==> flow/design.v (excerpt) <==
module div_avalon
	#(
		parameter W     = 32,
				  CBIT  = 6		 
	 )
	(
		input wire clk, reset,
		input wire [2:0] div_address,
		input wire div_chipselect,
		input wire div_write,
		input wire [W-1:0] div_writedata,
		output wire [W-1:0] div_readdata,
		output wire div_irq,
		output wire div_rdy
	);
clock: 2.65 ns
lec_check: 0
abc_area: 1
cap_margin: 20
cell_pad_in_sites_global_placement: 1
core_margin: 2
core_utilization: 45
cts_cluster_diameter: 381
setup_slack_margin: 0.69
slew_margin: 20
run.sh (not shown) runs the stock make flow with config.mk's settings and CLKGATE_MAP_FILE=.
The baseline finished with timing, DRC and antenna clean.
Change:
==> flow/config.mk (replaced) <==
export PLATFORM = sky130hd
export DESIGN_NAME = div_avalon
export DESIGN_NICKNAME = div_avalon
export VERILOG_FILES = /design/flow/design.v
export SDC_FILE = /design/flow/constraint.sdc
export NUM_CORES = 4
export LEC_CHECK = 0
export CAP_MARGIN = 20
export CORE_MARGIN = 2
export CORE_UTILIZATION = 40
export SETUP_SLACK_MARGIN = 0.71
export SLEW_MARGIN = 20
==> flow/constraint.sdc (replaced) <==
create_clock -name core_clock -period 4.13 [get_ports {clk}]
set_input_delay 0.8260 -clock core_clock [delete_from_list [all_inputs] [get_ports {clk}]]
set_output_delay 0.8260 -clock core_clock [all_outputs]
set_load 0.01 [all_outputs]
=> The new run ran to the end with no violations. Flip-flop count is unchanged. Design area falls by about 20%. Via count falls by 29%.
Change:
--- a/flow/config.mk
+++ b/flow/config.mk
@@ -9,4 +9,3 @@
 export CORE_MARGIN = 2
-export CORE_UTILIZATION = 40
-export SETUP_SLACK_MARGIN = 0.71
+export CORE_UTILIZATION = 65
 export SLEW_MARGIN = 20
==> flow/constraint.sdc (replaced) <==
create_clock -name core_clock -period 3.35 [get_ports {clk}]
set_input_delay 0.6700 -clock core_clock [delete_from_list [all_inputs] [get_ports {clk}]]
set_output_delay 0.6700 -clock core_clock [all_outputs]
set_load 0.01 [all_outputs]
The changed run went through all stages and came out clean; setup slack got worse by 0.74 ns; critical path depth came out higher by 1; sequential power came out higher by 24%; total power is higher by 29%; final area rises by 0.49%; via count rose by 11%; hold slack improves by 0.016 ns; die area decreases by 38%; synthesized cell count stays the same; register-to-register slack is worse by 0.73 ns; utilization rose by 30 points.
Change:
--- a/flow/config.mk
+++ b/flow/config.mk
@@ -9,3 +9,3 @@
 export CORE_MARGIN = 2
-export CORE_UTILIZATION = 65
+export CORE_UTILIZATION = 20
 export SLEW_MARGIN = 20
==> flow/constraint.sdc (replaced) <==
create_clock -name core_clock -period 4.13 [get_ports {clk}]
set_input_delay 0.8260 -clock core_clock [delete_from_list [all_inputs] [get_ports {clk}]]
set_output_delay 0.8260 -clock core_clock [all_outputs]
set_load 0.01 [all_outputs]
Global-route usage goes down by 22 points.
Cell area rises by 2.7%.
First-iteration DRC count falls by 56%.
Count of clock-buffer cells in the layout does not change.
Utilization drops by 54 points.
Die area came out higher to 3.2 times its value.
Routed wire length is higher by 4.4%.
Change:
--- a/flow/config.mk
+++ b/flow/config.mk
@@ -9,3 +9,4 @@
 export CORE_MARGIN = 2
-export CORE_UTILIZATION = 20
+export CORE_UTILIZATION = 45
+export SETUP_SLACK_MARGIN = 0.69
 export SLEW_MARGIN = 20
==> flow/constraint.sdc (replaced) <==
create_clock -name core_clock -period 2.65 [get_ports {clk}]
set_input_delay 0.5300 -clock core_clock [delete_from_list [all_inputs] [get_ports {clk}]]
set_output_delay 0.5300 -clock core_clock [all_outputs]
set_load 0.01 [all_outputs]
Effect: This time the run finished but fails on negative setup slack. Wire length goes up by 2.1%. Utilization goes up by 40 points. Global-route usage is higher by 14 points. Sequential power came out higher by 48%. Cell area goes up by 16%. Worst setup slack is worse by 0.80 ns.
Change:
--- a/flow/config.mk
+++ b/flow/config.mk
@@ -9,4 +9,3 @@
 export CORE_MARGIN = 2
-export CORE_UTILIZATION = 45
-export SETUP_SLACK_MARGIN = 0.69
+export CORE_UTILIZATION = 65
 export SLEW_MARGIN = 20
==> flow/constraint.sdc (replaced) <==
create_clock -name core_clock -period 3.38 [get_ports {clk}]
set_input_delay 0.6760 -clock core_clock [delete_from_list [all_inputs] [get_ports {clk}]]
set_output_delay 0.6760 -clock core_clock [all_outputs]
set_load 0.01 [all_outputs]
Now the flow finished clean.
Cell area went down by 16%.
Wire length went down by 5.6%.
Sequential share of layout area went up by 6.2 points.
Die size went down by 30%.
Area after synthesis is unchanged.
Utilization went up by 14 points.

---

The RTL this note starts from:
==> flow/design.v <==
module div 
	#(
		parameter W=32,
					 CBIT=6		 
	 )
	(
		input wire clk, reset, str_trg,
		input wire [W-1:0] dvsr, dvnd,
		output reg ready, done_trg,
		output wire [W-1:0] quo,rmd
	);
	localparam [1:0]
		idle = 2'b00,
		op = 2'b01,
		last = 2'b10,
		done = 2'b11;
	reg [1:0] state_reg, state_next;
	reg [W-1:0] rh_reg, rh_next, rl_reg, rl_next, rh_tmp, d_reg, d_next;
	reg [CBIT-1:0] n_reg, n_next;
	reg q_bit, start;
	always @ (posedge clk, posedge reset)
		if (reset)
		begin
			state_reg<=idle;
			rh_reg<=0;
			rl_reg<=0;
			d_reg<=0;
			n_reg<=0;
		end
		else
		begin
			state_reg<=state_next;
			rh_reg<=rh_next;
			rl_reg<=rl_next;
			d_reg<=d_next;
			n_reg<=n_next;
		end
		always @*
		begin
			start = str_trg;
			state_next = state_reg;
			ready = 1'b0;
			done_trg = 1'b0;
			rh_next = rh_reg;
			rl_next = rl_reg;
			d_next = d_reg;
			n_next = n_reg;
			case (state_reg)
				idle:
				begin
					ready = 1'b1;
					if (start)
					begin
						rh_next = 0;
						rl_next = dvnd;   
						d_next = dvsr;    
						n_next = W+1;     
						state_next = op;
					end
				end
				op:
				begin
					rl_next  = {rl_reg[W-2:0], q_bit};
					rh_next = {rh_tmp[W-2:0], rl_reg[W-1]};
					n_next = n_reg-1;
					if (n_next==1)
						state_next = last;
				end
				last:  
				begin
					rl_next = {rl_reg[W-2:0], q_bit};
					rh_next = rh_tmp;
					state_next = done;
				end
				done:
				begin
					done_trg = 1'b1;
					state_next = idle;
				end
				default: state_next = idle;
			endcase
		end
		always @*
			if (rh_reg >= d_reg)
			begin
				rh_tmp = rh_reg - d_reg;
				q_bit=1'b1;
			end
			else
			begin
				rh_tmp = rh_reg;
				q_bit = 1'b0;
			end
		assign quo = rl_reg;
		assign rmd = rh_reg;
endmodule
module div_avalon
	#(
		parameter W     = 32,
				  CBIT  = 6		 
	 )
	(
		input wire clk, reset,
		input wire [2:0] div_address,
		input wire div_chipselect,
		input wire div_write,
		input wire [W-1:0] div_writedata,
		output wire [W-1:0] div_readdata,
		output wire div_irq,
		output wire div_rdy
	);
    localparam [2:0]
        SET_DIVIDEND  = 3'h0,
        SET_DIVISOR   = 3'h1,
        START         = 3'h2,
        GET_QUOTIENT  = 3'h3,
        GET_REMAINDER = 3'h4,
        GET_READY     = 3'h5,
        DONE_TRG      = 3'h6;
	wire div_start, div_ready, set_done_trg, clr_done_trg;
	reg [W-1:0] dvnd_reg, dvsr_reg;
	reg done_trg_reg;
	wire [W-1:0] quo, rmd;
	wire wr_en, wr_dvnd, wr_dvsr;
	div #(.W(32), .CBIT(6)) d1
		 ( .clk(clk), .reset(reset), .str_trg(div_start), .dvsr(dvsr_reg), .dvnd(dvnd_reg),   
		   .ready(div_ready), .done_trg(set_done_trg), .quo(quo), .rmd(rmd));         
	always @ (posedge clk, posedge reset)
	begin
		if (reset)
		begin
			dvnd_reg <= 0;
			dvsr_reg <= 0;
			done_trg_reg <= 0;
		end
		else
		begin
			if (wr_dvnd)
				dvnd_reg <= div_writedata;
			if (wr_dvsr)
				dvsr_reg <= div_writedata;
			if (set_done_trg)
				done_trg_reg <= 1'b1;
			else if (clr_done_trg)
				done_trg_reg <= 1'b0;
		end
	end
	assign wr_en = div_write & div_chipselect;
	assign wr_dvnd = (div_address == SET_DIVIDEND) & wr_en;
	assign wr_dvsr = (div_address == SET_DIVISOR) & wr_en;
	assign div_start = (div_address == START) & wr_en;
	assign clr_done_trg = (div_address == DONE_TRG) & wr_en;
	assign div_readdata = (div_address == GET_QUOTIENT) ? quo :
								 (div_address == GET_REMAINDER) ? rmd :
								 (div_address == GET_READY) ? {31'b0, div_ready} : {31'b0, done_trg_reg};
	assign div_rdy = div_ready;
	assign div_irq = done_trg_reg;
endmodule
==> flow/config.mk <==
export PLATFORM = sky130hd
export DESIGN_NAME = div_avalon
export DESIGN_NICKNAME = div_avalon
export VERILOG_FILES = /design/flow/design.v
export SDC_FILE = /design/flow/constraint.sdc
export NUM_CORES = 4
export LEC_CHECK = 0
export ABC_AREA = 1
export CAP_MARGIN = 20
export CORE_MARGIN = 2
export CORE_UTILIZATION = 72
export CTS_CLUSTER_DIAMETER = 225
export CTS_CLUSTER_SIZE = 100
export SETUP_SLACK_MARGIN = 0.49
export SLEW_MARGIN = 20
==> flow/constraint.sdc <==
create_clock -name core_clock -period 2.51 [get_ports {clk}]
set_input_delay 0.5020 -clock core_clock [delete_from_list [all_inputs] [get_ports {clk}]]
set_output_delay 0.5020 -clock core_clock [all_outputs]
set_load 0.01 [all_outputs]
The baseline ended with an error in global routing (5_1_grt).
Then changed:
- SETUP_SLACK_MARGIN: 0.49 -> unset
Now the flow completed and failed the layout checks on negative setup slack.
Synthesized area stays the same.
Die area is unchanged.
Synthesized cell count does not change.
Then changed:
- CTS_CLUSTER_DIAMETER: 225 -> 400
- CTS_CLUSTER_SIZE: 100 -> unset
- PLACE_DENSITY: unset -> 0.77
Result: The changed run finished with negative setup slack left. Worst setup slack is unchanged. Power does not change. Die size stays the same. Critical path depth stays the same. Clock power hardly moves. Core utilization does not change.
Then changed:
- CORE_ASPECT_RATIO: unset -> 0.5
- CTS_CLUSTER_DIAMETER: 400 -> 225
- CTS_CLUSTER_SIZE: unset -> 100
- PLACE_DENSITY: 0.77 -> unset
- SETUP_SLACK_MARGIN: unset -> 0.51
Effect:
- With this change the flow ended with an error in global routing (5_1_grt) (GRT-0232)
- die area grows by 0.38%
- area after synthesis is unchanged
- synthesized cell count is unchanged
No activity file was given, so power comes from the tool's default toggle rates.
